--- design/flow/run.sh ---
#!/bin/bash
# the make line also repeats each setting of config.mk as NAME=value (left out here)
make -C /OpenROAD-flow-scripts/flow DESIGN_CONFIG=/design/flow/config.mk WORK_HOME=/design/flow/orfs CLKGATE_MAP_FILE= finish
--- design/flow/config.mk ---
export PLATFORM = sky130hd
export DESIGN_NAME = geofence
export DESIGN_NICKNAME = geofence
export VERILOG_FILES = /design/flow/design.v
export SDC_FILE = /design/flow/constraint.sdc
export NUM_CORES = 4
export LEC_CHECK = 0
export CAP_MARGIN = 20
export CORE_MARGIN = 2
export CORE_UTILIZATION = 72
export CTS_CLUSTER_DIAMETER = 55
export PLACE_DENSITY_LB_ADDON = 0.25
export SETUP_SLACK_MARGIN = 0.99
export SLEW_MARGIN = 20
--- design/flow/constraint.sdc ---
create_clock -name core_clock -period 3.44 [get_ports {clk}]
set_input_delay 0.6880 -clock core_clock [delete_from_list [all_inputs] [get_ports {clk}]]
set_output_delay 0.6880 -clock core_clock [all_outputs]
set_load 0.01 [all_outputs]
--- design/flow/design.v ---
`timescale 1ps/1ps
module geofence ( clk,reset,X,Y,valid,is_inside);
  input clk;
  input reset;
  input [9:0] X;
  input [9:0] Y;
  output reg valid;
  output reg is_inside;
  reg me;
  reg  signed [11:0] ma,mb;
  wire signed [23:0] mo; 
  wire mv;
  multi_div #(
    .SIZE_A(12),
    .SIZE_B(12),
    .SIGNED(1),
    .STEP_SIZE(1) 
  ) multi_u1(
    .clk(clk),.reset(reset),
    .en(me),
    .select(1'b0),
    .a(ma),
    .b(mb),
    .P(mo),
    .div_zero(),
    .Valid(mv),
    .Busy()
  );
  reg [2:0] state;
  reg [2:0] state_counter_0,state_counter_1;
  reg [2:0] state_step;
  reg [9:0] check_point [1:0];
  reg [9:0] geofence_point [5:0][1:0];
  reg       check_signed;
  reg signed [26:0] DATA_REG;
  parameter READ_DATA     = 0;
  parameter SORT_POINT    = 1;
  parameter CHECK_IN_SIDE = 2;
  parameter DATA_OUT      = 3;
  integer i;
  always @(posedge clk or posedge reset) begin
    if (reset) begin
      state <= READ_DATA;
      state_step <= 0;
      state_counter_0 <= 0;
      state_counter_1 <= 0;
      me <= 0;
      is_inside <= 1;
    end else begin
      case (state)
        READ_DATA:begin
          if(state_counter_0==0)begin
            check_point[0] <= X;
            check_point[1] <= Y;
            state_counter_0 <= state_counter_0 + 1;
          end
          else begin
            if(state_counter_0 == 6)begin
              state <= SORT_POINT;
              state_counter_0 <= 1;
              state_counter_1 <= 2;
              me <= 0;
            end
            else state_counter_0 <= state_counter_0 + 1;
            geofence_point[state_counter_0-1][0] <= X;
            geofence_point[state_counter_0-1][1] <= Y;
          end 
        end
        SORT_POINT:begin
          case(state_step)
            0:begin
              ma <= (geofence_point[state_counter_0][0] - geofence_point[0][0]) ;  
              mb <= (geofence_point[state_counter_1][1] - geofence_point[0][1]) ;  
              me <= 1;
              state_step <= state_step + 1;
            end
            1:begin
              me <= 0;
              if(mv)begin
                me <= 1;
                DATA_REG <= mo; 
                state_step <= state_step + 1;
                ma <= (geofence_point[state_counter_0][1] - geofence_point[0][1]) ;  
                mb <= (geofence_point[state_counter_1][0] - geofence_point[0][0]) ;  
              end
            end
            2:begin
              me <= 0;
              if(mv)begin
                DATA_REG <= $signed($signed(DATA_REG)-$signed(mo));
                state_step <= state_step + 1;
              end
            end
            3:begin
                if( $signed(DATA_REG) <= 0 )begin
                  geofence_point[state_counter_0][0] <= geofence_point[state_counter_1][0]; 
                  geofence_point[state_counter_0][1] <= geofence_point[state_counter_1][1]; 
                  geofence_point[state_counter_1][0] <= geofence_point[state_counter_0][0]; 
                  geofence_point[state_counter_1][1] <= geofence_point[state_counter_0][1]; 
                end
              state_step <= state_step + 1;
            end
            4:begin
              if(state_counter_0==4)begin
                state <= CHECK_IN_SIDE;
                state_counter_0 <= 0;
                state_counter_1 <= 0;
              end
              else if(state_counter_1==5)begin
                state_counter_0 <= state_counter_0 + 1;
                state_counter_1 <= state_counter_0 + 2;
              end 
              else begin
                state_counter_1 <= state_counter_1 + 1;
              end
              state_step <= 0;
            end
          endcase
        end
        CHECK_IN_SIDE:begin
          case(state_step)
            0:begin 
              ma <= (geofence_point[state_counter_0][0] - check_point[0] );
              mb <= (geofence_point[ ((state_counter_0+1)==6 ? 0:(state_counter_0+1)) ][1] - geofence_point[state_counter_0][1] );
              me <= 1;
              state_step <= state_step + 1;
            end
            1:begin
              me <= 0;
              if(mv)begin
                DATA_REG <= mo;
                state_step <= state_step + 1;
              end
            end
            2:begin
              ma <= (geofence_point[state_counter_0][1] - check_point[1] );
              mb <= (geofence_point[ ((state_counter_0+1)==6 ? 0:(state_counter_0+1)) ][0] - geofence_point[state_counter_0][0]);
              me <= 1;
              state_step <= state_step + 1;
            end
            3:begin
              me <= 0;
              if(mv)begin
                if(state_counter_0==0) begin
                  check_signed <= (($signed(DATA_REG)-$signed(mo))>0)? 1:0;
                  state_counter_0 <= state_counter_0 + 1;
                end
                else begin
                  if(check_signed != ((($signed(DATA_REG)-$signed(mo))>0)? 1:0) )begin
                    is_inside <= 0;
                    state <= DATA_OUT;
                  end else if(state_counter_0==5)begin
                    state <= DATA_OUT;
                  end else begin
                    state_counter_0 <= state_counter_0 + 1;
                  end
                end
                state_step <= 0;
              end
            end
          endcase
        end
        default begin
          state <= READ_DATA;
          state_step <= 0;
          state_counter_0 <= 0;
          state_counter_1 <= 0;
          me <= 0;
          is_inside <= 1;
        end
      endcase
    end
  end
  always@(*)begin
    valid <= (state == DATA_OUT) ? 1'b1:1'b0;
  end
endmodule
module multi_div
#(
  parameter SIZE_A = 128,
  parameter SIZE_B = 64,
  parameter SIGNED = 0,
  parameter STEP_SIZE = 1 
)(
  input wire clk,reset,
  input wire en,
  input wire select,
  input wire [SIZE_A-1:0] a,
  input wire [SIZE_B-1:0] b,
  output reg [SIZE_A+SIZE_B-1:0] P,
  output reg div_zero,
  output reg Valid,
  output reg Busy
);
  parameter READ_IN       = 0,
            CALCULATE     = 1,
            PREPARE_DATA  = 2,
            DATA_OUT      = 3;
  reg [1:0] state;
  reg [9:0] state_counter;
  reg neg_signed;
  reg [SIZE_A-1:0] data_b;
  reg [SIZE_A+SIZE_B:0] r;   
  always@(*)begin
    Valid <= (state == DATA_OUT) ? 1'b1:1'b0;
    Busy  <= (state == CALCULATE || state == PREPARE_DATA) ? 1'b1:1'b0;
  end
  always@(posedge clk or posedge reset)begin
    if(reset)begin
      state <= READ_IN;
      state_counter <= 0;
    end else begin
      case(state)
        READ_IN   :begin
          if(en)begin
            if(select && b==0)begin
              state <= DATA_OUT;
              div_zero <= 1;
            end else begin
              state <= CALCULATE;
              div_zero <= 0;
            end 
            state_counter <= 0;
          end  
        end
        CALCULATE :begin
          if(state_counter == (SIZE_A/STEP_SIZE)-1)begin
            state <= PREPARE_DATA;
            state_counter <= 0;
          end
          else begin
            state_counter <= state_counter + 1;
          end
        end
        PREPARE_DATA:begin
          state <= DATA_OUT;
          state_counter <= 0;
        end
        DATA_OUT  :begin
          state <= READ_IN;
          state_counter <= 0;
        end
        default begin
          state <= READ_IN;
          state_counter <= 0;
        end
      endcase
    end
  end
  reg [SIZE_A-1:0] na;
  reg [SIZE_B-1:0] nb;
  reg in_select;
  integer i;
  always@(posedge clk or posedge reset)begin
    if(reset)begin
      r = 0;
      data_b = 0;
			P = 0;
      neg_signed = 0;
    end else begin
      case(state)
        READ_IN   :begin
          if(en)begin
            if(SIGNED)begin
              neg_signed = a[SIZE_A-1] ^ b[SIZE_B-1];
              na = a[SIZE_A-1] ? -a:a;
              nb = b[SIZE_B-1] ? -b:b;
            end
            else begin
              na = a;
              nb = b;
            end
            r = {na,1'b0,{SIZE_B{1'b0}}};
            data_b = nb;
            in_select = select;
          end  
        end
        CALCULATE :begin
          for(i=0;i<STEP_SIZE;i=i+1)begin 
          	r = r[SIZE_A+SIZE_B] ? ((r<<1)+data_b) : (r<<1);
          end
        end
        PREPARE_DATA:begin
          P = r[SIZE_A+SIZE_B-1:0];
          if(neg_signed)begin
            P = -P;
          end
        end
      endcase
    end
  end
endmodule
==> results.json, run 1 <==
{
  "cts_buffers": 36,
  "floorplan.nets": 3005,
  "yosysTopAreaCell": "edfxtp_1",
  "htree_levels": 2,
  "ys_types": 94,
  "ys_cells": 2829,
  "fp.dieW_um": 185.4,
  "cts_hold_buf": 0,
  "synthTopLogicFamily": "AND-OR/OR-AND gates",
  "synth.most_common_cell": "nand2_1",
  "ys_warn_count": 4,
  "track_usage": 0.9827,
  "adder_share": 0.08446,
  "placementRows": 66,
  "die_area_um2": 34390,
  "cts.sink_count": 281,
  "overflow": 1518,
  "status": "aborted with a tool error",
  "yosys_area_um2": 23700,
  "cts_root_buf": "clkbuf_16",
  "place.gp.congestion": 1.150,
  "top_area_frac": 0.2407,
  "flop_cell": "edfxtp_1",
  "cts_buffer_depth": 3,
  "async_reset_ff_frac": 0.3238,
  "fp.coreArea_um2": 32450,
  "synthXorXnorAreaFrac": 0.04207,
  "synth_area_um2": 23700,
  "edf_count": 190,
  "dpl.hpwl_um": 63570,
  "common_cells": "nand2_1, o21ai_0, a21oi_1",
  "ys_sh_mux": 0.05379,
  "syn_avg_cell_area_um2": 8.379,
  "syn_inst": 2829,
  "ios": 24,
  "postSynthSeqShare": 0.3369,
  "lastStage": "global routing (5_1_grt)",
  "placed_area_um2": 26690,
  "synth_flops": 281,
  "top_cells_by_area": "edfxtp_1, dfrtp_1, ha_1",
  "die_height_um": 185.4,
  "place.port_buffers": 23,
  "ys_sh_aoi": 0.2510,
  "ys_sh_simple": 0.1706,
  "initial_core_util": 0.7304,
  "error_line": "[ERROR GRT-0232] Routing congestion too high. Check the congestion heatmap in the GUI."
}
==> stage by stage <==
stage	setup TNS, ns	setup slack, ns	std cells	power (mW)	utilization
after CTS	-9.002	-0.7837	3576	7.463	0.9064
after detailed placement	-11.01	-1.010	3425	3.851	0.8223
after global placement	-7.717	-0.7501	3425	3.842	0.8223
after floorplan	-6.940	-0.5673	2829	3.763	-
==> layer usage <==
metal  track usage  overflow
met1        0.9199        64
met3        0.8649        62
met4         1.091       457
met5        0.7215         8
met2         1.121       927
==> what timing repair did <==
item / CTS
buffers inserted: 88
gates cloned: 0
resized: 245
pin swaps: 148
endpoints found under the setup margin: 358
endpoints found under the hold margin: 0
==> inputs of run 2 (changes only) <==
- CORE_UTILIZATION: 72 -> 70
- CTS_CLUSTER_SIZE: not set -> 25
- PLACE_DENSITY_LB_ADDON: 0.25 -> not set
- SETUP_SLACK_MARGIN: 0.99 -> not set
- clock period: 3.44 -> 2.82 ns (I/O delays scaled with it)
==> run 2 against run 1 <==
The run again fails in global routing (5_1_grt). Synthesized area did not move. Die size rose by 2.8%. Synthesized cell count did not move.
==> results.json, run 2 <==
{
  "top_cells_by_area": "edfxtp_1, dfrtp_1, ha_1",
  "synthTopLogicFamily": "AND-OR/OR-AND gates",
  "place.port_buffers": 23,
  "adder_share": 0.08446,
  "syn_avg_cell_area_um2": 8.379,
  "dpl.hpwl_um": 66240,
  "edf_count": 190,
  "ys_cells": 2829,
  "top_area_frac": 0.2407,
  "floorplan.nets": 3005,
  "ys_sh_mux": 0.05379,
  "syn_inst": 2829,
  "overflow": 4,
  "synth_area_um2": 23700,
  "yosys_area_um2": 23700,
  "synth_flops": 281,
  "die_height_um": 188.0,
  "common_cells": "nand2_1, o21ai_0, a21oi_1",
  "synth.most_common_cell": "nand2_1",
  "cts_buffer_depth": 3,
  "cts_hold_buf": 0,
  "ys_sh_simple": 0.1706,
  "async_reset_ff_frac": 0.3238,
  "place.gp.congestion": 1.134,
  "ys_warn_count": 4,
  "flop_cell": "edfxtp_1",
  "initial_core_util": 0.7087,
  "cts_buffers": 28,
  "lastStage": "global routing (5_1_grt)",
  "dp.cells": 3637,
  "postSynthSeqShare": 0.3369,
  "ys_types": 94,
  "cts_root_buf": "clkbuf_16",
  "yosysTopAreaCell": "edfxtp_1",
  "cts.sink_count": 281,
  "error_line": "[ERROR GRT-0116] Global routing finished with congestion. Check the congestion regions in the DRC Viewer.",
  "status": "aborted with a tool error",
  "htree_levels": 1,
  "track_usage": 0.7281,
  "ys_sh_aoi": 0.2510,
  "die_area_um2": 35350,
  "fp.dieW_um": 188.0,
  "ios": 24,
  "fp.coreArea_um2": 33450,
  "placementRows": 67,
  "synthXorXnorAreaFrac": 0.04207
}
[run 2: layer usage]
layer | global-route usage | GRT overflow
met1 | 0.7519 | 0
met2 | 0.9312 | 0
met3 | 0.5095 | 0
met4 | 0.7138 | 4
met5 | 0.1635 | 0
[run 2: metrics by stage]
stage | setup TNS [ns] | instance area [um^2] | setup slack (ns)
after floorplan | -52.12 | 24240 | -1.188
after global placement | -45.33 | 28300 | -1.354
after detailed placement | -55.46 | 28300 | -1.517
after CTS | -52.00 | 31260 | -1.272
[run 2: timing repair]
item,in CTS
pin swaps,142
hold endpoints to repair,0
endpoints found under the setup margin,206
gates resized,281
buffers inserted,114
gates cloned,5
==> inputs of run 3 (changes only) <==
- CAP_MARGIN: 20 -> 10
- CELL_PAD_IN_SITES_GLOBAL_PLACEMENT: not set -> 0
- CORE_ASPECT_RATIO: not set -> 0.55
- CORE_UTILIZATION: 70 -> 34
- CTS_CLUSTER_DIAMETER: 55 -> 306
- CTS_CLUSTER_SIZE: 25 -> 94
- GPL_ROUTABILITY_DRIVEN: not set -> 0
- GPL_TIMING_DRIVEN: not set -> 0
- MAX_ROUTING_LAYER: not set -> met4
- MIN_ROUTING_LAYER: not set -> met2
- SLEW_MARGIN: 20 -> 15
- clock period: 2.82 -> 5.5 ns (I/O delays scaled with it)
==> run 3 against run 2 <==
The flow again stops in global routing (5_1_grt). Synthesized area stayed put. Die size is 100% higher. Synthesized cell count stayed put.
==> results.json, run 3 <==
{
  "place.port_buffers": 23,
  "error_line": "[ERROR GRT-0116] Global routing finished with congestion. Check the congestion regions in the DRC Viewer.",
  "edf_count": 190,
  "overflow": 1837,
  "ys_sh_aoi": 0.2510,
  "lastStage": "global routing (5_1_grt)",
  "cts.sink_count": 281,
  "fp.coreArea_um2": 68670,
  "async_reset_ff_frac": 0.3238,
  "fp.dieW_um": 360.0,
  "ys_sh_mux": 0.05379,
  "placementRows": 71,
  "die_height_um": 199.8,
  "placed_area_um2": 25330,
  "yosysTopAreaCell": "edfxtp_1",
  "ys_types": 94,
  "top_cells_by_area": "edfxtp_1, dfrtp_1, ha_1",
  "synth.most_common_cell": "nand2_1",
  "floorplan.nets": 3005,
  "synthTopLogicFamily": "AND-OR/OR-AND gates",
  "ios": 24,
  "syn_inst": 2829,
  "die_area_um2": 71940,
  "ys_sh_simple": 0.1706,
  "synth_area_um2": 23700,
  "adder_share": 0.08446,
  "cts_buffers": 6,
  "cts_root_buf": "clkbuf_16",
  "yosys_area_um2": 23700,
  "dpl.hpwl_um": 85300,
  "postSynthSeqShare": 0.3369,
  "status": "aborted with a tool error",
  "htree_levels": 1,
  "syn_avg_cell_area_um2": 8.379,
  "top_area_frac": 0.2407,
  "cts_buffer_depth": 3,
  "ys_warn_count": 4,
  "initial_core_util": 0.3452,
  "synthXorXnorAreaFrac": 0.04207,
  "common_cells": "nand2_1, o21ai_0, a21oi_1",
  "ys_cells": 2829,
  "track_usage": 0.6841,
  "synth_flops": 281,
  "flop_cell": "edfxtp_1"
}
## run 3: stage by stage
stage	setup WS, ns	cells	power [mW]
2_1_floorplan	-0.02521	2829	2.354
3_3_place_gp	-3.160	3764	2.422
3_5_place_dp	-1.435	3773	2.425
4_1_cts	-0.02166	3781	3.310
## run 3: metal layers
layer	track usage	GRT overflow
met5	-	-
met1	-	-
met2	0.6680	109
met4	0.4230	79
met3	0.8535	1649
## run 3: timing repair
item | in CTS
pin swaps | 1
gates resized | 73
setup buffers | 3
endpoints found under the setup margin | 21
hold buffers | 0
==> inputs of run 4 (changes only) <==
- ABC_AREA: not set -> 1
- CAP_MARGIN: 10 -> 20
- CELL_PAD_IN_SITES_GLOBAL_PLACEMENT: 0 -> not set
- CORE_ASPECT_RATIO: 0.55 -> not set
- CORE_UTILIZATION: 34 -> 72
- CTS_CLUSTER_DIAMETER: 306 -> 397
- CTS_CLUSTER_SIZE: 94 -> not set
- GPL_ROUTABILITY_DRIVEN: 0 -> not set
- GPL_TIMING_DRIVEN: 0 -> not set
- MAX_ROUTING_LAYER: met4 -> not set
- MIN_ROUTING_LAYER: met2 -> not set
- SLEW_MARGIN: 15 -> 20
- clock period: 5.5 -> 3.62 ns (I/O delays scaled with it)
==> run 4 against run 3 <==
The run again fails in global routing (5_1_grt). Synthesized area down 0.39%. Die size down 52%. Synthesized cell count up 14%.
==> results.json, run 4 <==
{
  "flop_cell": "edfxtp_1",
  "placementRows": 66,
  "ys_types": 66,
  "ys_sh_mux": 0.0004769,
  "async_reset_ff_frac": 0.3238,
  "edf_count": 190,
  "syn_inst": 3218,
  "yosysTopAreaCell": "edfxtp_1",
  "fp.coreArea_um2": 32450,
  "error_line": "[ERROR GRT-0232] Routing congestion too high. Check the congestion heatmap in the GUI.",
  "floorplan.nets": 3394,
  "synthXorXnorAreaFrac": 0.02226,
  "cts_buffer_depth": 3,
  "postSynthSeqShare": 0.3382,
  "cts_hold_buf": 0,
  "synthTopLogicFamily": "AND-OR/OR-AND gates",
  "cts_buffers": 31,
  "placed_area_um2": 26750,
  "cts.sink_count": 281,
  "overflow": 82,
  "ys_cells": 3218,
  "top_cells_by_area": "edfxtp_1, nand2_1, dfrtp_1",
  "dpl.hpwl_um": 70110,
  "initial_core_util": 0.7275,
  "die_height_um": 185.1,
  "synth_area_um2": 23610,
  "lastStage": "global routing (5_1_grt)",
  "dp.cells": 3912,
  "fp.dieW_um": 185.1,
  "synth.most_common_cell": "nand2_1",
  "syn_avg_cell_area_um2": 7.337,
  "ys_sh_simple": 0.2024,
  "synth_flops": 281,
  "ys_sh_aoi": 0.2532,
  "htree_levels": 1,
  "ios": 24,
  "cts_root_buf": "clkbuf_16",
  "track_usage": 0.7122,
  "place.gp.congestion": 1.323,
  "die_area_um2": 34260,
  "yosys_area_um2": 23610,
  "top_area_frac": 0.2416,
  "status": "aborted with a tool error",
  "ys_warn_count": 4,
  "common_cells": "nand2_1, inv_1, o21ai_0",
  "place.port_buffers": 23,
  "adder_share": 0.08479
}
==> run 4: stage by stage <==
step	setup WS (ns)	hold WS, ns
2_1_floorplan	-0.5081	0.3519
3_3_place_gp	-0.5107	0.4678
3_5_place_dp	-0.5928	0.4775
4_1_cts	-0.3039	0.4782
==> run 4: repair_timing <==
action,in CTS
buffers inserted,60
resized,162
pin swaps,76
setup endpoints to repair,16
cloned,1
==> run 4: routing by layer <==
layer  overflow  global-route usage
met4         31              0.5857
met2         48              0.8797
met1          1              0.7698
met5          1              0.2919
met3          1              0.5379
==> inputs of run 5 (changes only) <==
- ABC_AREA: 1 -> not set
- CORE_ASPECT_RATIO: not set -> 1.58
- CORE_MARGIN: 2 -> 6
- CORE_UTILIZATION: 72 -> 70
- CTS_CLUSTER_DIAMETER: 397 -> 342
- GPL_ROUTABILITY_DRIVEN: not set -> 1
- MAX_ROUTING_LAYER: not set -> met4
- PLACE_DENSITY: not set -> 0.78
- TNS_END_PERCENT: not set -> 35
- clock period: 3.62 -> 4.8 ns (I/O delays scaled with it)
==> run 5 against run 4 <==
Now clean on timing, DRC and antenna. Synthesized cell count is 12% lower. Synthesized area up 0.39%. Die size is 12% higher.
==> results.json, run 5 <==
{
  "seq-power_mw": 2.58,
  "grt_max_degree": 90,
  "yosysTopAreaCell": "edfxtp_1",
  "fp.dieW_um": 158.4,
  "layout.cells.non_filler": 3276,
  "wirelength_um": 88730,
  "flop_cell": "edfxtp_1",
  "clk_pin_slew_ns": 0.07,
  "fin_tns_setup_ns": 0,
  "cts_root_buf": "clkbuf_16",
  "top_area_frac": 0.2407,
  "p_sw_frac": 0.2212,
  "final_antenna_net_count": 0,
  "slew_viol_final": 0,
  "hp-class": "reg2reg",
  "synthTopLogicFamily": "AND-OR/OR-AND gates",
  "synth_area_um2": 23700,
  "powerClk_mw": 2.41,
  "cpPeakStageDelay_ns": 0.41,
  "crit_chain": "buf_4, clkinvlp_4, ha_4, nand2b_2, nor2b_1, buf_4, a221o_1, a221oi_1, a21oi_1, ha_1, nor2b_1, o21ai_1, a21boi_1, o21ai_0, nand2b_1, and2_1, o21ai_0, nand2b_1, a21o_1, a21oi_1, a21oi_1, a21oi_1",
  "insertion_delay_ns": 0.61,
  "edf_count": 190,
  "vias_per_cell": 7.281,
  "overflow": 0,
  "syn_to_final_growth_pct": 9.047,
  "switching_power_mw": 1.133,
  "ys_sh_mux": 0.05379,
  "fin_crit_ns": 4.683,
  "warning_count": 44,
  "num_vias": 23850,
  "path_depth": 22,
  "cp_data_required_time_ns": 5.25,
  "period_used_share": 0.9755,
  "clkPwrFrac": 0.471,
  "p_comb_mw": 0.128,
  "track_usage": 0.4627,
  "maxCapViolCount": 0,
  "end_kind": "register",
  "ys_cells": 2829,
  "cts.sink_count": 281,
  "status": "finished clean",
  "antenna_found_initial": 8,
  "hp-start": "multi_u1.state[1]",
  "drc": 0,
  "adder_share": 0.08446,
  "placementRows": 84,
  "crit_end": "mb[10]",
  "crit_arrival_ns": 5.13,
  "first_pass_iters": 9,
  "synth.most_common_cell": "nand2_1",
  "ys_sh_simple": 0.1706,
  "path_max_fanout": 9,
  "synth_flops": 281,
  "share_comb_of_total_power": 0.025,
  "async_reset_ff_frac": 0.3238,
  "grt_pass1_wl_um": 132700,
  "p_leak_nw": 10.50,
  "tightest_slew_ns": 1.127,
  "cts_buffer_depth": 3,
  "die_height_um": 243.3,
  "syn_inst": 2829,
  "hold_end": "multi_u1.P[22]",
  "top_cells_by_area": "edfxtp_1, dfrtp_1, ha_1",
  "syn_avg_cell_area_um2": 8.379,
  "ys_warn_count": 4,
  "path_buffers": 3,
  "peakVddDrop_mv": 0.2598,
  "cp_top_family": "AND-OR/OR-AND gates",
  "htree_levels": 1,
  "floorplan.nets": 3005,
  "place.port_buffers": 23,
  "setup_viol": 0,
  "common_cells": "nand2_1, o21ai_0, a21oi_1",
  "logic_area_um2": 14470,
  "fp.coreArea_um2": 33320,
  "slowest_stage": "dfrtp_2",
  "maxPowerGroup": "registers",
  "fin_worst_skew_ns": 0.01678,
  "ys_sh_aoi": 0.2510,
  "cpMostUsedCell": "a21oi_1",
  "p_int_mw": 3.989,
  "r2r_end": "mb[10]",
  "path_class": "reg2reg",
  "startpoint_type": "register",
  "pwr-share-seq": 0.504,
  "finalHoldViolations": 0,
  "place.gp.congestion": 1.181,
  "cts_tree": "done",
  "regArea_um2": 7991,
  "yosys_area_um2": 23700,
  "grt_pass1_vias": 23400,
  "drt_iter0_markers": 3281,
  "ios": 24,
  "ys_types": 94,
  "wl_per_cell_um": 27.08,
  "slew_headroom": 0.2470,
  "die_area_um2": 38540,
  "cts_hold_buf": 0,
  "cts_buffers": 28,
  "worstHoldPathCells": 1,
  "fmax_ghz": 0.2136,
  "finalPower_mw": 5.122,
  "nNetsFinal": 2993,
  "cp-startpoint": "state_counter_0[0]",
  "postSynthSeqShare": 0.3369,
  "fill_cells": 2392,
  "r2r_slack_ns": 0.12,
  "reg2reg_from": "state_counter_0[0]",
  "r2r_cells": 22,
  "p_per_area_nw_per_um2": 198.1,
  "synthXorXnorAreaFrac": 0.04207,
  "dp.cells": 3215,
  "initial_core_util": 0.7115,
  "dpl.hpwl_um": 66010
}
[run 5: area by class of cell]
type	instances	area share
inverters	169	0.02483
diodes	7	0.0006777
well taps	430	0.02081
multi-input cells	2190	0.5597
clock inverters	18	0.008084
repair buffers	147	0.04700
flip-flops and latches	281	0.3092
clock buffers	34	0.02972
[run 5: layer usage]
| metal | wire length [um] | share of wire | GRT usage |
|---|---|---|---|
| met1 | 27060 | 0.30 | 0.4728 |
| met2 | 40910 | 0.46 | 0.7183 |
| met3 | 10020 | 0.11 | 0.1213 |
| met4 | 10740 | 0.12 | 0.4104 |
| met5 | 0 | 0 | - |
[run 5: what timing repair did]
item | 4_1_cts | 5_1_grt
setup endpoints to repair | 1 | 9
pin swaps | 0 | 10
setup buffers | 0 | 2
resized | 1 | 51
cloned | 0 | 0
[run 5: metrics by stage]
stage	hold WS [ns]	util	worst slack [ns]	area, um^2
after floorplan	0.4100	-	0.06810	23720
after global placement	0.4655	0.7420	0.2085	24720
after detailed placement	0.4608	0.7420	0.04699	24720
after CTS	0.4904	0.7713	0.02653	25700
after global routing	0.5092	0.7758	-0.01144	25850
final	0.4876	0.7758	0.1174	25850
==> inputs of run 6 (changes only) <==
- CORE_ASPECT_RATIO: 1.58 -> not set
- CORE_MARGIN: 6 -> 2
- CTS_CLUSTER_DIAMETER: 342 -> 28
- CTS_CLUSTER_SIZE: not set -> 41
- GPL_ROUTABILITY_DRIVEN: 1 -> not set
- HOLD_SLACK_MARGIN: not set -> -0.1
- PLACE_DENSITY: 0.78 -> 0.68
- SETUP_SLACK_MARGIN: not set -> 1.09
- TNS_END_PERCENT: 35 -> 5
- clock period: 4.8 -> 3.95 ns (I/O delays scaled with it)
==> run 6 against run 5 <==
The flow now stops in global routing (5_1_grt). Synthesized area unchanged. Die size fell by 8.3%. Synthesized cell count did not move.
==> results.json, run 6 <==
{
  "cts_root_buf": "clkbuf_16",
  "floorplan.nets": 3005,
  "ys_cells": 2829,
  "syn_inst": 2829,
  "cts_buffer_depth": 3,
  "synthXorXnorAreaFrac": 0.04207,
  "fp.coreArea_um2": 33450,
  "flop_cell": "edfxtp_1",
  "place.port_buffers": 23,
  "overflow": 15,
  "synthTopLogicFamily": "AND-OR/OR-AND gates",
  "ios": 24,
  "synth_area_um2": 23700,
  "ys_warn_count": 4,
  "placed_area_um2": 25860,
  "adder_share": 0.08446,
  "yosysTopAreaCell": "edfxtp_1",
  "initial_core_util": 0.7087,
  "error_line": "[ERROR GRT-0232] Routing congestion too high. Check the congestion heatmap in the GUI.",
  "lastStage": "global routing (5_1_grt)",
  "synth.most_common_cell": "nand2_1",
  "ys_sh_mux": 0.05379,
  "common_cells": "nand2_1, o21ai_0, a21oi_1",
  "top_cells_by_area": "edfxtp_1, dfrtp_1, ha_1",
  "edf_count": 190,
  "syn_avg_cell_area_um2": 8.379,
  "dp.cells": 3351,
  "async_reset_ff_frac": 0.3238,
  "ys_types": 94,
  "fp.dieW_um": 188.0,
  "yosys_area_um2": 23700,
  "ys_sh_aoi": 0.2510,
  "htree_levels": 3,
  "ys_sh_simple": 0.1706,
  "dpl.hpwl_um": 62120,
  "die_area_um2": 35350,
  "synth_flops": 281,
  "placementRows": 67,
  "cts.sink_count": 281,
  "place.gp.congestion": 1.113,
  "die_height_um": 188.0,
  "postSynthSeqShare": 0.3369,
  "status": "aborted with a tool error",
  "cts_buffers": 78,
  "top_area_frac": 0.2407,
  "track_usage": 0.8289
}
run 6: what timing repair did:
action	4_1_cts
hold buffers	0
hold endpoints to repair	0
endpoints found under the setup margin	232
pin swaps	106
gates resized	202
buffers inserted	35
run 6: layer usage:
layer,GRT usage,GRT overflow
met1,0.8245,0
met2,0.9437,3
met3,0.7073,2
met4,0.7919,10
met5,-,-
run 6: per-stage QoR:
step	setup WS (ns)	hold slack [ns]	setup TNS, ns	util
floorplan	-0.05937	0.4100	-0.3389	-
global placement	-0.3069	0.4629	-1.818	0.7731
detailed placement	-0.4444	0.4727	-2.921	0.7731
CTS	-0.1731	0.4780	-1.065	0.8802
==> inputs of run 7 (changes only) <==
- ABC_AREA: not set -> 0
- CAP_MARGIN: 20 -> 35
- CELL_PAD_IN_SITES_DETAIL_PLACEMENT: not set -> 2
- CELL_PAD_IN_SITES_GLOBAL_PLACEMENT: not set -> 2
- CORE_ASPECT_RATIO: not set -> 0.61
- CORE_UTILIZATION: 70 -> 64
- CTS_CLUSTER_DIAMETER: 28 -> 115
- CTS_CLUSTER_SIZE: 41 -> 90
- HOLD_SLACK_MARGIN: -0.1 -> not set
- MAX_ROUTING_LAYER: met4 -> not set
- MIN_ROUTING_LAYER: not set -> met2
- PLACE_DENSITY: 0.68 -> not set
- PLACE_DENSITY_LB_ADDON: not set -> 0.14
- SETUP_SLACK_MARGIN: 1.09 -> 0.4
- SLEW_MARGIN: 20 -> 0
- TNS_END_PERCENT: 5 -> not set
- clock period: 3.95 -> 7.2 ns (I/O delays scaled with it)
==> run 7 against run 6 <==
The flow stops in global placement without I/O (3_1_place_gp_skip_io). Synthesized cell count unchanged. Synthesized area unchanged. Die size is 9.3% higher.
==> results.json, run 7 <==
{
  "status": "aborted with a tool error",
  "lastStage": "global placement without I/O (3_1_place_gp_skip_io)",
  "error_line": "[ERROR FLW-0024] Place density exceeds 1.0 (current PLACE_DENSITY_LB_ADDON =  0.14). Please check if the value of  PLACE_DENSITY_LB_ADDON is between 0 and 0.99.",
  "top_area_frac": 0.2407,
  "synthXorXnorAreaFrac": 0.04207,
  "syn_avg_cell_area_um2": 8.379,
  "postSynthSeqShare": 0.3369,
  "ys_warn_count": 4,
  "fp.coreArea_um2": 36150,
  "ys_sh_aoi": 0.2510,
  "synth_area_um2": 23700,
  "die_area_um2": 38640,
  "async_reset_ff_frac": 0.3238,
  "adder_share": 0.08446,
  "initial_core_util": 0.6558,
  "die_height_um": 154.3,
  "syn_inst": 2829,
  "floorplan.nets": 3005,
  "yosys_area_um2": 23700,
  "common_cells": "nand2_1, o21ai_0, a21oi_1",
  "ys_types": 94,
  "flop_cell": "edfxtp_1",
  "yosysTopAreaCell": "edfxtp_1",
  "ys_cells": 2829,
  "edf_count": 190,
  "synthTopLogicFamily": "AND-OR/OR-AND gates",
  "fp.dieW_um": 250.4,
  "synth_flops": 281,
  "synth.most_common_cell": "nand2_1",
  "top_cells_by_area": "edfxtp_1, dfrtp_1, ha_1",
  "ys_sh_simple": 0.1706,
  "placementRows": 54,
  "ys_sh_mux": 0.05379
}
==> inputs of run 8 (changes only) <==
- ABC_AREA: 0 -> not set
- CAP_MARGIN: 35 -> 20
- CELL_PAD_IN_SITES_DETAIL_PLACEMENT: 2 -> not set
- CELL_PAD_IN_SITES_GLOBAL_PLACEMENT: 2 -> 3
- CORE_ASPECT_RATIO: 0.61 -> 1.32
- CORE_MARGIN: 2 -> 8
- CORE_UTILIZATION: 64 -> 72
- CTS_CLUSTER_DIAMETER: 115 -> 220
- CTS_CLUSTER_SIZE: 90 -> not set
- GPL_ROUTABILITY_DRIVEN: not set -> 1
- GPL_TIMING_DRIVEN: not set -> 0
- MIN_ROUTING_LAYER: met2 -> not set
- PLACE_DENSITY: not set -> 0.52
- PLACE_DENSITY_LB_ADDON: 0.14 -> not set
- SETUP_SLACK_MARGIN: 0.4 -> 0.92
- SLEW_MARGIN: 0 -> 20
- clock period: 7.2 -> 3.37 ns (I/O delays scaled with it)
==> run 8 against run 7 <==
The run again fails in global placement without I/O (3_1_place_gp_skip_io). Synthesized area is the same. Die size up 1.0%. Synthesized cell count stayed put.
==> results.json, run 8 <==
{
  "fp.dieW_um": 173.9,
  "yosys_area_um2": 23700,
  "synthXorXnorAreaFrac": 0.04207,
  "postSynthSeqShare": 0.3369,
  "syn_inst": 2829,
  "synth_area_um2": 23700,
  "ys_types": 94,
  "synth_flops": 281,
  "error_line": "[ERROR GPL-0301] Utilization 158.933 % exceeds 100%.",
  "flop_cell": "edfxtp_1",
  "lastStage": "global placement without I/O (3_1_place_gp_skip_io)",
  "status": "aborted with a tool error",
  "ys_sh_mux": 0.05379,
  "top_cells_by_area": "edfxtp_1, dfrtp_1, ha_1",
  "floorplan.nets": 3005,
  "placementRows": 76,
  "fp.coreArea_um2": 32520,
  "synth.most_common_cell": "nand2_1",
  "common_cells": "nand2_1, o21ai_0, a21oi_1",
  "async_reset_ff_frac": 0.3238,
  "synthTopLogicFamily": "AND-OR/OR-AND gates",
  "ys_sh_aoi": 0.2510,
  "ys_cells": 2829,
  "ys_sh_simple": 0.1706,
  "yosysTopAreaCell": "edfxtp_1",
  "die_area_um2": 39040,
  "die_height_um": 224.5,
  "initial_core_util": 0.7289,
  "edf_count": 190,
  "adder_share": 0.08446,
  "syn_avg_cell_area_um2": 8.379,
  "ys_warn_count": 4,
  "top_area_frac": 0.2407
}
==> inputs of run 9 (changes only) <==
- CELL_PAD_IN_SITES_GLOBAL_PLACEMENT: 3 -> not set
- CORE_ASPECT_RATIO: 1.32 -> not set
- CORE_MARGIN: 8 -> 2
- CORE_UTILIZATION: 72 -> 40
- CTS_CLUSTER_DIAMETER: 220 -> 306
- CTS_CLUSTER_SIZE: not set -> 94
- GPL_ROUTABILITY_DRIVEN: 1 -> 0
- MAX_ROUTING_LAYER: not set -> met4
- MIN_ROUTING_LAYER: not set -> met2
- PLACE_DENSITY: 0.52 -> not set
- SETUP_SLACK_MARGIN: 0.92 -> not set
- SLEW_MARGIN: 20 -> 10
- clock period: 3.37 -> 5.5 ns (I/O delays scaled with it)
==> run 9 against run 8 <==
The flow stops in global routing (5_1_grt). Die size up 57%. Synthesized area is the same. Synthesized cell count did not move.
==> results.json, run 9 <==
{
  "status": "aborted with a tool error",
  "lastStage": "global routing (5_1_grt)",
  "error_line": "[ERROR GRT-0116] Global routing finished with congestion. Check the congestion regions in the DRC Viewer.",
  "htree_levels": 1,
  "yosysTopAreaCell": "edfxtp_1",
  "syn_avg_cell_area_um2": 8.379,
  "ys_warn_count": 4,
  "ys_sh_simple": 0.1706,
  "place.port_buffers": 23,
  "top_area_frac": 0.2407,
  "synth.most_common_cell": "nand2_1",
  "adder_share": 0.08446,
  "ys_sh_mux": 0.05379,
  "postSynthSeqShare": 0.3369,
  "yosys_area_um2": 23700,
  "track_usage": 0.6031,
  "syn_inst": 2829,
  "cts_buffer_depth": 3,
  "cts_hold_buf": 0,
  "floorplan.nets": 3005,
  "fp.dieW_um": 247.4,
  "cts_buffers": 6,
  "cts_root_buf": "clkbuf_16",
  "die_area_um2": 61220,
  "synthTopLogicFamily": "AND-OR/OR-AND gates",
  "synthXorXnorAreaFrac": 0.04207,
  "top_cells_by_area": "edfxtp_1, dfrtp_1, ha_1",
  "dpl.hpwl_um": 73240,
  "ys_cells": 2829,
  "ys_types": 94,
  "synth_area_um2": 23700,
  "placementRows": 89,
  "common_cells": "nand2_1, o21ai_0, a21oi_1",
  "async_reset_ff_frac": 0.3238,
  "cts.sink_count": 281,
  "ys_sh_aoi": 0.2510,
  "overflow": 43,
  "synth_flops": 281,
  "initial_core_util": 0.4032,
  "fp.coreArea_um2": 58800,
  "edf_count": 190,
  "placed_area_um2": 25140,
  "flop_cell": "edfxtp_1",
  "die_height_um": 247.4,
  "ios": 24
}
[run 9: routing by layer]
layer  overflow  GRT usage
met5          -          -
met4          3     0.3991
met3         38     0.6723
met2          2     0.6457
met1          -          -
[run 9: stage by stage]
| step | hold WS, ns | TNS, ns | cells | setup WS (ns) |
|---|---|---|---|---|
| 3_5_place_dp | 0.4723 | -6.790 | 3636 | -0.9378 |
| 4_1_cts | 0.5136 | 0 | 3641 | 0.003025 |
| 2_1_floorplan | 0.4100 | -0.5545 | 2829 | -0.02521 |
| 3_3_place_gp | 0.4491 | -159.69 | 3625 | -2.537 |
[run 9: what timing repair did]
action | CTS
setup endpoints to repair | 15
resized | 44
hold endpoints to repair | 0
pin swaps | 0
setup buffers | 0
==> inputs of run 10 (changes only) <==
- CORE_UTILIZATION: 40 -> 70
- CTS_CLUSTER_DIAMETER: 306 -> not set
- CTS_CLUSTER_SIZE: 94 -> not set
- GPL_ROUTABILITY_DRIVEN: 0 -> not set
- GPL_TIMING_DRIVEN: 0 -> not set
- HOLD_SLACK_MARGIN: not set -> -0.1
- MIN_ROUTING_LAYER: met2 -> not set
- PLACE_DENSITY: not set -> 0.63
- SETUP_SLACK_MARGIN: not set -> 1.09
- SLEW_MARGIN: 10 -> 20
- TNS_END_PERCENT: not set -> 5
- clock period: 5.5 -> 3.95 ns (I/O delays scaled with it)
==> run 10 against run 9 <==
Now fails the layout checks on negative setup slack. Die size down 42%. Synthesized cell count unchanged. Synthesized area unchanged.
==> results.json, run 10 <==
{
  "status": "complete, but fails checks",
  "violations": "negative setup slack",
  "cts_root_buf": "clkbuf_16",
  "ys_types": 94,
  "drt_iter0_markers": 4263,
  "adder_share": 0.08446,
  "fin_worst_skew_ns": 0.02549,
  "cpPeakStageDelay_ns": 0.48,
  "floorplan.nets": 3005,
  "cp-startpoint": "state_counter_0[1]",
  "grt_pass1_vias": 24500,
  "crit_end": "ma[5]",
  "nNetsFinal": 3161,
  "initial_core_util": 0.7087,
  "maxPowerGroup": "registers",
  "common_cells": "nand2_1, o21ai_0, a21oi_1",
  "top_area_frac": 0.2407,
  "startpoint_type": "register",
  "period_used_share": 1.130,
  "syn_to_final_growth_pct": 21.03,
  "p_leak_nw": 11.67,
  "postSynthSeqShare": 0.3369,
  "pre_cts_slack_ns": -0.4444,
  "layout.cells.non_filler": 3464,
  "cts_tree": "done",
  "worstHoldPathCells": 2,
  "powerClk_mw": 3.05,
  "finalHoldViolations": 0,
  "p_int_mw": 4.905,
  "cts_buffers": 31,
  "fp.coreArea_um2": 33450,
  "cts.sink_count": 281,
  "p_per_area_nw_per_um2": 221.7,
  "hold_end": "is_inside",
  "edf_count": 190,
  "clkPwrFrac": 0.480,
  "synth_flops": 281,
  "ys_sh_aoi": 0.2510,
  "synthXorXnorAreaFrac": 0.04207,
  "overflow": 0,
  "rsz0062_at_grt": "true",
  "wl_per_cell_um": 27.21,
  "setup_viol": 17,
  "slowest_stage": "dfrtp_2",
  "cp_data_required_time_ns": 4.24,
  "syn_avg_cell_area_um2": 8.379,
  "die_area_um2": 35350,
  "ys_cells": 2829,
  "antenna_found_initial": 6,
  "die_height_um": 188.0,
  "first_pass_iters": 17,
  "syn_inst": 2829,
  "p_sw_frac": 0.2288,
  "place.port_buffers": 23,
  "slew_headroom": 0.2360,
  "path_max_fanout": 6,
  "drc": 0,
  "grt_max_degree": 188,
  "fmax_ghz": 0.2241,
  "worst_slack_ns": -0.5118,
  "yosys_area_um2": 23700,
  "seq-power_mw": 3.14,
  "hp-class": "reg2reg",
  "reg2reg_from": "state_counter_0[1]",
  "r2r_end": "ma[5]",
  "switching_power_mw": 1.455,
  "r2r_cells": 25,
  "dpl.hpwl_um": 62120,
  "synth_area_um2": 23700,
  "cp_top_family": "AND-OR/OR-AND gates",
  "maxCapViolCount": 0,
  "htree_levels": 1,
  "placementRows": 67,
  "fin_crit_ns": 4.462,
  "fp.dieW_um": 188.0,
  "slew_viol_final": 0,
  "ys_sh_simple": 0.1706,
  "crit_arrival_ns": 4.75,
  "grt_pass1_wl_um": 135900,
  "finalPower_mw": 6.360,
  "tightest_slew_ns": 1.146,
  "fill_cells": 1767,
  "end_kind": "register",
  "share_comb_of_total_power": 0.026,
  "wirelength_um": 94270,
  "dp.cells": 3351,
  "track_usage": 0.5045,
  "async_reset_ff_frac": 0.3238,
  "hp-start": "is_inside",
  "num_vias": 25740,
  "insertion_delay_ns": 0.62,
  "warning_count": 49,
  "peakVddDrop_mv": 0.3594,
  "path_class": "reg2reg",
  "yosysTopAreaCell": "edfxtp_1",
  "path_depth": 25,
  "place.gp.congestion": 1.113,
  "r2r_slack_ns": -0.51,
  "path_buffers": 10,
  "p_comb_mw": 0.166,
  "ys_sh_mux": 0.05379,
  "synth.most_common_cell": "nand2_1",
  "flop_cell": "edfxtp_1",
  "final_antenna_net_count": 0,
  "cts_hold_buf": 0,
  "ys_warn_count": 4,
  "top_cells_by_area": "edfxtp_1, dfrtp_1, ha_1",
  "cts_buffer_depth": 3,
  "synthTopLogicFamily": "AND-OR/OR-AND gates",
  "vias_per_cell": 7.430,
  "ios": 24,
  "pwr-share-seq": 0.494,
  "cpMostUsedCell": "buf_4",
  "clk_pin_slew_ns": 0.08
}
[run 10: final cells by class]
type                    count  area [um^2]  area share
flip-flops and latches    281         7999      0.2788
diodes                      6        15.01   0.0005234
clock inverters            17        123.9    0.004318
repair buffers            312         2625     0.09150
clock buffers              41        919.6     0.03206
well taps                 448        560.5     0.01954
multi-input cells        2190        15790      0.5503
inverters                 169        659.4     0.02298
[run 10: timing repair]
| action | in CTS | in global routing |
|---|---|---|
| gates resized | 201 | 177 |
| setup buffers | 36 | 13 |
| setup endpoints to repair | 222 | 244 |
| pin swaps | 130 | 195 |
[run 10: per-layer routing]
| metal | track usage | share of wire | wire length, um |
|---|---|---|---|
| met1 | 0.5812 | 0.33 | 31230 |
| met2 | 0.7860 | 0.44 | 41390 |
| met3 | 0.1299 | 0.14 | 13270 |
| met4 | 0.3204 | 0.089 | 8382 |
| met5 | - | 0 | 0 |
[run 10: through the flow]
step,hold WS (ns),util,area (um^2),setup TNS (ns)
final,0.4832,0.8577,28690,-5.049
after global routing,0.4982,0.8577,28690,-6.697
after CTS,0.4814,0.8331,27870,-1.248
after detailed placement,0.4727,0.7731,25860,-2.921
after global placement,0.4629,0.7731,25860,-1.818
after floorplan,0.4100,-,24110,-0.3389
==> inputs of run 11 (changes only) <==
- CORE_UTILIZATION: 70 -> 64
- HOLD_SLACK_MARGIN: -0.1 -> not set
- MAX_ROUTING_LAYER: met4 -> not set
- PLACE_DENSITY: 0.63 -> not set
- SETUP_SLACK_MARGIN: 1.09 -> -0.39
- TNS_END_PERCENT: 5 -> not set
- clock period: 3.95 -> 3.93 ns (I/O delays scaled with it)
==> run 11 against run 10 <==
Still fails the layout checks on negative setup slack. Via count is 3.9% lower. Synthesized cell count is the same. Combinational power is essentially flat. Final area fell by 1.4%. Die size up 9.2%. Utilization shrank 8.3 points. Fmax rose by 1.6%. Sequential cell count unchanged. Routed wire length down 1.4%. Clock power is 15% higher. Critical endpoint is now ma[9]. Largest power group is now clock.
==> results.json, run 11 <==
{
  "cp_data_required_time_ns": 4.25,
  "ys_types": 94,
  "r2r_cells": 21,
  "fmax_ghz": 0.2277,
  "final_antenna_net_count": 0,
  "setup_viol": 17,
  "path_max_fanout": 5,
  "peakVddDrop_mv": 0.3383,
  "fin_crit_ns": 4.391,
  "fill_cells": 2499,
  "path_buffers": 4,
  "hp-start": "multi_u1.data_b[5]",
  "finalHoldViolations": 0,
  "path_class": "reg2reg",
  "ys_sh_aoi": 0.2510,
  "placementRows": 70,
  "fin_tns_setup_ns": -3.499,
  "yosysTopAreaCell": "edfxtp_1",
  "slowest_stage": "dfrtp_2",
  "share_comb_of_total_power": 0.024,
  "top_area_frac": 0.2407,
  "seq-power_mw": 3.16,
  "synth.most_common_cell": "nand2_1",
  "flop_cell": "edfxtp_1",
  "maxPowerGroup": "clock",
  "overflow": 0,
  "drc": 0,
  "powerClk_mw": 3.51,
  "fp.coreArea_um2": 36520,
  "place.port_buffers": 23,
  "pwr-share-seq": 0.462,
  "drt_iter0_markers": 3316,
  "reg2reg_from": "state_counter_0[1]",
  "top_cells_by_area": "edfxtp_1, dfrtp_1, ha_1",
  "postSynthSeqShare": 0.3369,
  "ys_sh_simple": 0.1706,
  "synth_area_um2": 23700,
  "regArea_um2": 7994,
  "die_height_um": 196.5,
  "slew_headroom": 0.2991,
  "logic_area_um2": 14980,
  "fin_worst_skew_ns": 0.02368,
  "cts_tree": "done",
  "switching_power_mw": 1.529,
  "worstHoldPathCells": 2,
  "cp_top_family": "AND-OR/OR-AND gates",
  "cts_hold_buf": 0,
  "floorplan.nets": 3005,
  "wl_per_cell_um": 26.43,
  "track_usage": 0.4689,
  "ios": 24,
  "num_vias": 24740,
  "dpl.hpwl_um": 66110,
  "grt_pass1_wl_um": 138000,
  "ys_cells": 2829,
  "antenna_found_initial": 4,
  "synthTopLogicFamily": "AND-OR/OR-AND gates",
  "wirelength_um": 92980,
  "slew_viol_final": 0,
  "place.gp.congestion": 1.104,
  "vias_per_cell": 7.033,
  "syn_avg_cell_area_um2": 8.379,
  "r2r_end": "ma[9]",
  "yosys_area_um2": 23700,
  "tightest_slew_ns": 1.051,
  "crit_end": "ma[9]",
  "fp.dieW_um": 196.5,
  "hp-class": "reg2reg",
  "synthXorXnorAreaFrac": 0.04207,
  "cpPeakStageDelay_ns": 0.47,
  "end_kind": "register",
  "grt_max_degree": 179,
  "cp-startpoint": "state_counter_0[1]",
  "period_used_share": 1.117,
  "crit_arrival_ns": 4.71,
  "adder_share": 0.08446,
  "p_sw_frac": 0.2237,
  "r2r_slack_ns": -0.46,
  "maxCapViolCount": 0,
  "common_cells": "nand2_1, o21ai_0, a21oi_1",
  "warning_count": 49,
  "insertion_delay_ns": 0.58,
  "path_depth": 21,
  "p_comb_mw": 0.166,
  "ys_warn_count": 4,
  "syn_inst": 2829,
  "cts_root_buf": "clkbuf_16",
  "startpoint_type": "register",
  "cts_buffer_depth": 3,
  "syn_to_final_growth_pct": 19.35,
  "worst_slack_ns": -0.4615,
  "p_per_area_nw_per_um2": 241.6,
  "hold_end": "multi_u1.data_b[5]",
  "p_int_mw": 5.306,
  "grt_pass1_vias": 23940,
  "nNetsFinal": 3199,
  "initial_core_util": 0.6490,
  "finalPower_mw": 6.835,
  "ys_sh_mux": 0.05379,
  "cts_buffers": 35,
  "edf_count": 190,
  "synth_flops": 281,
  "crit_chain": "inv_4, ha_4, buf_12, and2_0, or3_1, buf_4, o21ai_4, inv_2, ha_1, nor2b_1, o21ai_2, a21boi_1, o21ai_1, a21boi_1, o21ai_0, nand2b_1, a21o_1, a21oi_2, xnor2_1, mux2i_1, mux2i_1",
  "first_pass_iters": 10,
  "rsz0062_at_grt": "true",
  "htree_levels": 2,
  "die_area_um2": 38590,
  "clk_pin_slew_ns": 0.06,
  "violations": "negative setup slack",
  "status": "complete, but fails checks",
  "cts.sink_count": 281,
  "async_reset_ff_frac": 0.3238,
  "p_leak_nw": 11.74,
  "clkPwrFrac": 0.514
}
## run 11: area by class of cell
| class | instances | share of cell area |
|---|---|---|
| multi-input cells | 2190 | 0.5296 |
| flip-flops and latches | 281 | 0.2826 |
| repair buffers | 346 | 0.1013 |
| diodes | 2 | 0.0001769 |
| clock inverters | 20 | 0.01044 |
| well taps | 468 | 0.02070 |
| inverters | 169 | 0.02264 |
| clock buffers | 42 | 0.03260 |
## run 11: metrics by stage
stage / setup WS (ns) / utilization / instances / cell area [um^2] / hold WS [ns]
after floorplan: -0.4042 / - / 2829 / 23780 / 0.4100
after global placement: -0.7409 / 0.7171 / 3432 / 26190 / 0.4584
after detailed placement: -0.7831 / 0.7171 / 3432 / 26190 / 0.4608
after CTS: -0.3881 / 0.7553 / 3501 / 27580 / 0.4865
after global routing: -0.5951 / 0.7745 / 3517 / 28290 / 0.5138
final: -0.4615 / 0.7746 / 3518 / 28290 / 0.4808
## run 11: what timing repair did
item                                    in CTS  in global routing
pin swaps                                   11                 68
buffers inserted                             9                 26
hold endpoints to repair                     0                  0
endpoints found under the setup margin      12                 12
resized                                     58                171
cloned                                       0                  4
## run 11: metal layers
layer | track usage | vias to the layer above | part of all wire
li1 | - | 10730 | -
met1 | 0.5693 | 11510 | 0.35
met2 | 0.7476 | 1956 | 0.44
met3 | 0.1266 | 540 | 0.13
met4 | 0.2851 | 6 | 0.081
met5 | 0 | - | 0.00044
==> inputs of run 12 (changes only) <==
- CORE_UTILIZATION: 64 -> 58
- HOLD_SLACK_MARGIN: not set -> 0.29
- SETUP_SLACK_MARGIN: -0.39 -> -0.26
- clock period: 3.93 -> 2.87 ns (I/O delays scaled with it)
==> run 12 against run 11 <==
The layout still fails its checks (negative setup slack). Clock power rose by 35%. Count of clock-buffer cells in the layout rose by 10. First-iteration DRC count fell by 5.5%. Highest routed layer unchanged.
==> results.json, run 12 <==
{
  "status": "complete, but fails checks",
  "violations": "negative setup slack",
  "ios": 24,
  "yosys_area_um2": 23700,
  "common_cells": "nand2_1, o21ai_0, a21oi_1",
  "synthTopLogicFamily": "AND-OR/OR-AND gates",
  "fp.coreArea_um2": 40550,
  "clkPwrFrac": 0.510,
  "cts_tree": "done",
  "place.gp.congestion": 1.042,
  "synth_flops": 281,
  "slew_viol_final": 0,
  "hp-class": "reg2reg",
  "syn_avg_cell_area_um2": 8.379,
  "powerClk_mw": 4.74,
  "ys_cells": 2829,
  "ys_sh_mux": 0.05379,
  "pwr-share-seq": 0.465,
  "syn_to_final_growth_pct": 30.86,
  "r2r_slack_ns": -1.33,
  "crit_end": "ma[9]",
  "top_cells_by_area": "edfxtp_1, dfrtp_1, ha_1",
  "cts_buffers": 36,
  "final_core_util": 0.7649,
  "grt_max_degree": 105,
  "fp.dieW_um": 206.2,
  "postSynthSeqShare": 0.3369,
  "cpPeakStageDelay_ns": 0.45,
  "fmax_ghz": 0.2380,
  "edf_count": 190,
  "ys_sh_aoi": 0.2510,
  "adder_share": 0.08446,
  "slowest_stage": "a222oi_1",
  "logic_area_um2": 15400,
  "final_antenna_net_count": 0,
  "cp_top_family": "AND-OR/OR-AND gates",
  "clk_pin_slew_ns": 0.06,
  "grt_pass1_vias": 24910,
  "peakVddDrop_mv": 0.4524,
  "insertion_delay_ns": 0.57,
  "synth_area_um2": 23700,
  "fin_worst_skew_ns": 0.04037,
  "first_pass_iters": 7,
  "r2r_end": "ma[9]",
  "wirelength_um": 93130,
  "drc": 0,
  "placed_area_um2": 28310,
  "num_vias": 25560,
  "pre_cts_slack_ns": -1.638,
  "tightest_slew_ns": 1.038,
  "hp-start": "state[3]",
  "path_max_fanout": 6,
  "path_buffers": 2,
  "track_usage": 0.4269,
  "worstHoldPathCells": 1,
  "share_comb_of_total_power": 0.024,
  "cts_hold_buf": 0,
  "async_reset_ff_frac": 0.3238,
  "p_int_mw": 7.218,
  "antenna_found_initial": 3,
  "regArea_um2": 7995,
  "r2r_cells": 20,
  "switching_power_mw": 2.070,
  "dpl.hpwl_um": 68330,
  "drt_iter0_markers": 3135,
  "placementRows": 74,
  "finalPower_mw": 9.288,
  "fin_crit_ns": 4.202,
  "crit_chain": "inv_4, ha_4, mux2_4, a222oi_1, nand2_1, mux2i_4, inv_4, ha_4, nor2b_2, o21ai_2, a21boi_2, o21ai_2, a21boi_2, o21ai_1, nand2b_1, a21o_1, a21oi_2, xnor2_1, mux2i_1, mux2i_1",
  "initial_core_util": 0.5845,
  "cp-startpoint": "state_counter_0[1]",
  "p_leak_nw": 13.26,
  "startpoint_type": "register",
  "synthXorXnorAreaFrac": 0.04207,
  "maxPowerGroup": "clock",
  "warning_count": 49,
  "path_depth": 20,
  "finalHoldViolations": 0,
  "reg2reg_from": "state_counter_0[1]",
  "period_used_share": 1.464,
  "cts_root_buf": "clkbuf_16",
  "setup_viol": 231,
  "fin_tns_setup_ns": -46.70,
  "finalInstanceArea_um2": 31020,
  "floorplan.nets": 3005,
  "cts_buffer_depth": 3,
  "cp_data_required_time_ns": 3.18,
  "ys_sh_simple": 0.1706,
  "syn_inst": 2829,
  "place.port_buffers": 23,
  "yosysTopAreaCell": "edfxtp_1",
  "worst_slack_ns": -1.332,
  "htree_levels": 2,
  "synth.most_common_cell": "nand2_1",
  "flop_cell": "edfxtp_1",
  "nNetsFinal": 3481,
  "die_height_um": 206.2,
  "crit_arrival_ns": 4.51,
  "end_kind": "register",
  "top_area_frac": 0.2407,
  "rsz0062_at_grt": "true",
  "p_per_area_nw_per_um2": 299.4,
  "vias_per_cell": 6.610,
  "overflow": 0,
  "die_area_um2": 42500,
  "cts.sink_count": 281,
  "ys_types": 94,
  "hold_end": "state[0]",
  "p_sw_frac": 0.2228,
  "ys_warn_count": 4,
  "p_comb_mw": 0.225,
  "grt_pass1_wl_um": 139000,
  "seq-power_mw": 4.32,
  "fill_cells": 2805,
  "path_class": "reg2reg",
  "slew_headroom": 0.3081,
  "maxCapViolCount": 0,
  "wl_per_cell_um": 24.09
}
-- run 12: timing repair --
item / 4_1_cts / 5_1_grt
cloned: 0 / 1
buffers inserted: 60 / 40
endpoints found under the setup margin: 64 / 187
resized: 158 / 108
pin swaps: 104 / 64
-- run 12: stage by stage --
stage,std cells,hold WS (ns)
2_1_floorplan,2829,0.4100
3_5_place_dp,3728,0.4553
5_1_grt,3866,0.4832
4_1_cts,3845,0.4734
6_report,3866,0.4686
3_3_place_gp,3728,0.4421
-- run 12: area by class of cell --
class,count,share of cell area
Sequential cell,281,0.2578
Antenna cell,1,0.00008067
Clock buffer,52,0.03465
Inverter,169,0.02118
Multi-Input combinational cell,2190,0.4965
Tap cell,532,0.02146
Timing Repair Buffer,627,0.1634
Clock inverter,14,0.005042
-- run 12: layer usage --
layer	track usage	wire, um
met1	0.5185	34270
met2	0.7085	43430
met3	0.08594	9438
met4	0.2398	5953
met5	0	35
==> inputs of run 13 (changes only) <==
- CELL_PAD_IN_SITES_GLOBAL_PLACEMENT: not set -> 1
- CORE_ASPECT_RATIO: not set -> 0.55
- CORE_UTILIZATION: 58 -> 40
- CTS_CLUSTER_DIAMETER: not set -> 306
- CTS_CLUSTER_SIZE: not set -> 94
- GPL_ROUTABILITY_DRIVEN: not set -> 0
- GPL_TIMING_DRIVEN: not set -> 0
- HOLD_SLACK_MARGIN: 0.29 -> not set
- MAX_ROUTING_LAYER: not set -> met4
- MIN_ROUTING_LAYER: not set -> met2
- SETUP_SLACK_MARGIN: -0.26 -> not set
- SLEW_MARGIN: 20 -> 15
- clock period: 2.87 -> 5.5 ns (I/O delays scaled with it)
==> run 13 against run 12 <==
Synthesized area did not move. Synthesized cell count did not move. Die size rose by 44%. The flow now stops in global routing (5_1_grt).
==> results.json, run 13 <==
{
  "yosys_area_um2": 23700,
  "dpl.hpwl_um": 95850,
  "error_line": "[ERROR GRT-0116] Global routing finished with congestion. Check the congestion regions in the DRC Viewer.",
  "ios": 24,
  "cts_buffers": 6,
  "die_height_um": 184.5,
  "async_reset_ff_frac": 0.3238,
  "top_cells_by_area": "edfxtp_1, dfrtp_1, ha_1",
  "cts.sink_count": 281,
  "overflow": 2214,
  "ys_sh_aoi": 0.2510,
  "placementRows": 66,
  "syn_avg_cell_area_um2": 8.379,
  "cts_root_buf": "clkbuf_16",
  "ys_types": 94,
  "flop_cell": "edfxtp_1",
  "lastStage": "global routing (5_1_grt)",
  "status": "aborted with a tool error",
  "initial_core_util": 0.4032,
  "adder_share": 0.08446,
  "die_area_um2": 61310,
  "ys_sh_mux": 0.05379,
  "ys_cells": 2829,
  "synthXorXnorAreaFrac": 0.04207,
  "top_area_frac": 0.2407,
  "htree_levels": 1,
  "synth.most_common_cell": "nand2_1",
  "cts_buffer_depth": 3,
  "syn_inst": 2829,
  "fp.coreArea_um2": 58800,
  "track_usage": 0.8372,
  "placed_area_um2": 25270,
  "edf_count": 190,
  "fp.dieW_um": 332.2,
  "postSynthSeqShare": 0.3369,
  "place.port_buffers": 23,
  "synthTopLogicFamily": "AND-OR/OR-AND gates",
  "ys_warn_count": 4,
  "common_cells": "nand2_1, o21ai_0, a21oi_1",
  "yosysTopAreaCell": "edfxtp_1",
  "ys_sh_simple": 0.1706,
  "synth_flops": 281,
  "synth_area_um2": 23700,
  "floorplan.nets": 3005
}
## run 13: repair_timing
action,4_1_cts
setup endpoints to repair,20
hold buffers,0
pin swaps,2
buffers inserted,18
gates cloned,0
resized,86
## run 13: per-stage QoR
stage,instances,setup slack (ns)
3_3_place_gp,3634,-2.960
3_5_place_dp,3649,-1.868
2_1_floorplan,2829,-0.02521
4_1_cts,3669,-0.03790
## run 13: per-layer routing
| metal | track usage | GRT overflow |
|---|---|---|
| met2 | 0.8148 | 51 |
| met3 | 1.088 | 2092 |
| met4 | 0.4525 | 71 |
| met1 | - | - |
| met5 | - | - |
==> inputs of run 14 (changes only) <==
- CELL_PAD_IN_SITES_GLOBAL_PLACEMENT: 1 -> not set
- CORE_ASPECT_RATIO: 0.55 -> not set
- CTS_CLUSTER_DIAMETER: 306 -> not set
- CTS_CLUSTER_SIZE: 94 -> not set
- GPL_ROUTABILITY_DRIVEN: 0 -> not set
- GPL_TIMING_DRIVEN: 0 -> not set
- MAX_ROUTING_LAYER: met4 -> not set
- MIN_ROUTING_LAYER: met2 -> not set
- SETUP_SLACK_MARGIN: not set -> 1.16
- SLEW_MARGIN: 15 -> 20
- clock period: 5.5 -> 5.3 ns (I/O delays scaled with it)
==> run 14 against run 13 <==
Now clean on timing, DRC and antenna. Synthesized area unchanged. Synthesized cell count unchanged. Die size down 0.14%.
==> results.json, run 14 <==
{
  "status": "finished clean",
  "fmax_ghz": 0.2308,
  "drt_iter0_markers": 2538,
  "wl_per_cell_um": 24.96,
  "maxPowerGroup": "clock",
  "cts.sink_count": 281,
  "ys_warn_count": 4,
  "antenna_found_initial": 4,
  "synth_area_um2": 23700,
  "final_antenna_net_count": 0,
  "track_usage": 0.2953,
  "slew_headroom": 0.2847,
  "finalInstanceArea_um2": 27530,
  "ys_sh_aoi": 0.2510,
  "startpoint_type": "register",
  "first_pass_iters": 8,
  "synthXorXnorAreaFrac": 0.04207,
  "r2r_slack_ns": 0.97,
  "dpl.hpwl_um": 67180,
  "fin_worst_skew_ns": 0.02788,
  "fill_cells": 5589,
  "synth_flops": 281,
  "p_int_mw": 3.925,
  "grt_pass1_wl_um": 137600,
  "fp.dieW_um": 247.4,
  "maxCapViolCount": 0,
  "logic_area_um2": 14980,
  "crit_chain": "ha_4, nor2b_4, or2_4, nand2_2, o21ai_2, buf_6, a222oi_1, nand2_2, nor2_1, o21ai_1, o31a_1, ha_1, nor2b_4, o21ai_4, a21boi_2, o21ai_2, a21boi_2, o21ai_1, nand2b_1, a21o_1, a21oi_2, xnor2_1, mux2i_1, mux2i_1",
  "reg2reg_from": "state_counter_0[0]",
  "crit_arrival_ns": 4.64,
  "end_kind": "register",
  "postSynthSeqShare": 0.3369,
  "share_comb_of_total_power": 0.023,
  "warning_count": 45,
  "synth.most_common_cell": "nand2_1",
  "slew_viol_final": 0,
  "peakVddDrop_mv": 0.2370,
  "pwr-share-seq": 0.460,
  "cts_hold_buf": 0,
  "syn_avg_cell_area_um2": 8.379,
  "p_per_area_nw_per_um2": 185.1,
  "ys_cells": 2829,
  "slowest_stage": "dfrtp_2",
  "worstHoldPathCells": 1,
  "async_reset_ff_frac": 0.3238,
  "grt_pass1_vias": 22380,
  "common_cells": "nand2_1, o21ai_0, a21oi_1",
  "regArea_um2": 7996,
  "syn_inst": 2829,
  "place.gp.congestion": 0.9643,
  "ys_types": 94,
  "setup_viol": 0,
  "p_sw_frac": 0.2295,
  "switching_power_mw": 1.169,
  "path_depth": 24,
  "placementRows": 89,
  "path_buffers": 1,
  "diodes": 0,
  "insertion_delay_ns": 0.58,
  "r2r_end": "mb[9]",
  "path_class": "reg2reg",
  "cp_top_family": "AND-OR/OR-AND gates",
  "fp.coreArea_um2": 58800,
  "layout.cells.non_filler": 3679,
  "r2r_cells": 24,
  "ys_sh_mux": 0.05379,
  "flop_cell": "edfxtp_1",
  "cp_data_required_time_ns": 5.60,
  "fin_tns_setup_ns": 0,
  "dp.cells": 3535,
  "ios": 24,
  "die_height_um": 247.4,
  "adder_share": 0.08446,
  "wirelength_um": 91830,
  "cts_root_buf": "clkbuf_16",
  "hold_end": "state[0]",
  "top_cells_by_area": "edfxtp_1, dfrtp_1, ha_1",
  "grt_max_degree": 98,
  "initial_core_util": 0.4032,
  "p_leak_nw": 10.98,
  "cts_buffer_depth": 3,
  "htree_levels": 2,
  "nNetsFinal": 3053,
  "place.port_buffers": 23,
  "floorplan.nets": 3005,
  "hp-start": "state[3]",
  "placed_area_um2": 25060,
  "overflow": 0,
  "cpPeakStageDelay_ns": 0.47,
  "cts_tree": "done",
  "edf_count": 190,
  "finalPower_mw": 5.094,
  "yosysTopAreaCell": "edfxtp_1",
  "ys_sh_simple": 0.1706,
  "vias_per_cell": 6.238,
  "powerClk_mw": 2.63,
  "fin_crit_ns": 4.334,
  "p_comb_mw": 0.119,
  "tightest_slew_ns": 1.066,
  "seq-power_mw": 2.34,
  "path_max_fanout": 5,
  "crit_end": "mb[9]",
  "clk_pin_slew_ns": 0.06,
  "die_area_um2": 61220,
  "hp-class": "reg2reg",
  "num_vias": 22950,
  "period_used_share": 0.8176,
  "synthTopLogicFamily": "AND-OR/OR-AND gates",
  "syn_to_final_growth_pct": 16.12,
  "cts_buffers": 38,
  "drc": 0,
  "cp-startpoint": "state_counter_0[0]",
  "clkPwrFrac": 0.517,
  "rsz0062_at_grt": "true",
  "yosys_area_um2": 23700,
  "finalHoldViolations": 0,
  "top_area_frac": 0.2407,
  "timing.hold.ws_ns": 0.4585
}
==> run 14: per-layer routing <==
metal / share of wire / global-route usage / wire, um / up-vias
met5: 0 / 0 / 0 / -
met4: 0.040 / 0.1185 / 3693 / 0
met3: 0.088 / 0.05104 / 8088 / 252
met2: 0.45 / 0.4758 / 41550 / 1168
met1: 0.42 / 0.3928 / 38500 / 11090
li1: - / - / - / 10440
==> run 14: repair_timing <==
action | in CTS | in global routing
resized | 128 | 74
pin swaps | 60 | 41
buffers inserted | 61 | 13
endpoints found under the hold margin | 0 | 0
cloned | 0 | 0
endpoints found under the setup margin | 14 | 12
==> run 14: area by class of cell <==
| type | count | area share |
|---|---|---|
| multi-input cells | 2190 | 0.5443 |
| flip-flops and latches | 281 | 0.2905 |
| repair buffers | 197 | 0.06118 |
| clock buffers | 51 | 0.03937 |
| well taps | 773 | 0.03514 |
| inverters | 169 | 0.02368 |
| clock inverters | 18 | 0.005773 |
==> run 14: stage by stage <==
| stage | util | setup slack, ns |
|---|---|---|
| detailed placement | 0.4262 | 0.3882 |
| CTS | 0.4616 | 1.048 |
| floorplan | - | 1.150 |
| global route | 0.4681 | 0.7798 |
| finish | 0.4681 | 0.9665 |
| global placement | 0.4262 | 0.3949 |
Power is estimated from default activity; no workload was simulated.
